==> run Y <==
==> flow/design.v (excerpt) <==
module lascon_top #(
    parameter int LASCON_VARIANT = 0
)(
    input  logic                                clk,
    input  logic                                rst,
    input  logic [2:0]                          mode_i,      
    input  logic [31:0]                         xof_len_i,   
    input  logic                                start_i,     
    input  logic                                abort_i,     
    output logic                                busy_o,      
    output logic                                done_o,      
    output logic                                tag_fail_o,  
    input  logic [63:0]                         s_axis_tdata,   
    input  logic [7:0]                          s_axis_tkeep,   
    input  logic [3:0]                          s_axis_tuser,   
    input  logic                                s_axis_tlast,   
    input  logic                                s_axis_tvalid,  
    output logic                                s_axis_tready,  
    output logic [63:0]                         m_axis_tdata,   
    output logic [7:0]                          m_axis_tkeep,   
    output logic [3:0]                          m_axis_tuser,   
    output logic                                m_axis_tlast,   
  ...
clock: 3.76 ns
lec_check: 0
abc_area: 0
cap_margin: 20
core_margin: 2
core_utilization: 59
cts_cluster_diameter: 371
cts_cluster_size: 100
place_density: 0.36
setup_slack_margin: 0.3
slew_margin: 20
tns_end_percent: 15
run.sh (not shown) runs the stock make flow with config.mk's settings and CLKGATE_MAP_FILE=.
==> run M (differences from run Y) <==
==> flow/config.mk (replaced) <==
export PLATFORM = sky130hd
export DESIGN_NAME = lascon_top
export DESIGN_NICKNAME = lascon_top
export VERILOG_FILES = /design/flow/design.v
export SDC_FILE = /design/flow/constraint.sdc
export NUM_CORES = 4
export LEC_CHECK = 0
export CAP_MARGIN = 20
export CORE_MARGIN = 2
export CORE_UTILIZATION = 58
export MAX_ROUTING_LAYER = met4
export SETUP_SLACK_MARGIN = 1.24
export SLEW_MARGIN = 20
export TNS_END_PERCENT = 5
==> flow/constraint.sdc (replaced) <==
create_clock -name core_clock -period 5.35 [get_ports {clk}]
set_input_delay 1.0700 -clock core_clock [delete_from_list [all_inputs] [get_ports {clk}]]
set_output_delay 1.0700 -clock core_clock [all_outputs]
set_load 0.01 [all_outputs]
==> results <==
- Area after synthesis is the same in run M and run Y.
- Die area: run M is higher than run Y (1.7%).
- Run Y failed in global routing (5_1_grt) with GRT-0232. Run M reached the layout checks and failed them: max-capacitance violations, max-slew violations, negative setup slack.
- Synthesized cell count is the same in run Y and run M.

==> v17: inputs <==
lascon_top again, from the RTL that the note above started with.
Settings: LEC_CHECK=0, ABC_AREA=0, CAP_MARGIN=30, CELL_PAD_IN_SITES_GLOBAL_PLACEMENT=3, CORE_ASPECT_RATIO=1.87, CORE_MARGIN=6, CORE_UTILIZATION=17, CTS_CLUSTER_SIZE=81, MAX_ROUTING_LAYER=met5, PLACE_DENSITY_LB_ADDON=0.23, SETUP_SLACK_MARGIN=0.3, SLEW_MARGIN=20, TNS_END_PERCENT=10; clock period 7.75 ns.
==> v11: changes against v17 <==
ABC_AREA = not set   (was 0)
CAP_MARGIN = 20   (was 30)
CELL_PAD_IN_SITES_GLOBAL_PLACEMENT = not set   (was 3)
CORE_ASPECT_RATIO = not set   (was 1.87)
CORE_MARGIN = 2   (was 6)
CORE_UTILIZATION = 40   (was 17)
CTS_CLUSTER_SIZE = not set   (was 81)
MAX_ROUTING_LAYER = not set   (was met5)
PLACE_DENSITY_LB_ADDON = not set   (was 0.23)
TNS_END_PERCENT = not set   (was 10)
==> flow/constraint.sdc (replaced) <==
create_clock -name core_clock -period 7.0 [get_ports {clk}]
set_input_delay 1.4000 -clock core_clock [delete_from_list [all_inputs] [get_ports {clk}]]
set_output_delay 1.4000 -clock core_clock [all_outputs]
set_load 0.01 [all_outputs]
==> flow_summary.toml <==
# yosys + openroad results
[outcome]
status = "finished clean"

[global_routing]
grt_max_degree = 148
grt_pass1_vias = 48096

[cells_and_area]
nFillCells = 12066
syn_to_final_growth_pct = 21.3

[power_and_ir_drop]
pwr-share-comb_pct = 53.3
p_sw_mw = 8.57

[run]
warnings = 39

[routing]
dr_total_vias = 52435
drt_iter0_drc = 8484
wl_um = 309000

[timing]
whs_ps = 481

[worst_setup_path]
max_stage_delay_ps = 630
The numbers above come from v11.

==> flow_summary.toml <==
# yosys + openroad results
[run]
warnings = 35

[power_and_ir_drop]
pwr-share-comb_pct = 57.1

[routing]
drt_iter0_drc = 4522
dr_total_vias = 49615

[worst_setup_path]
max_stage_delay_ps = 600

[outcome]
status = "finished clean"

[global_routing]
grt_pass1_vias = 49203

[cells_and_area]
nFillCells = 31862
The numbers above come from v17.

Power is estimated from default activity; no workload was simulated.
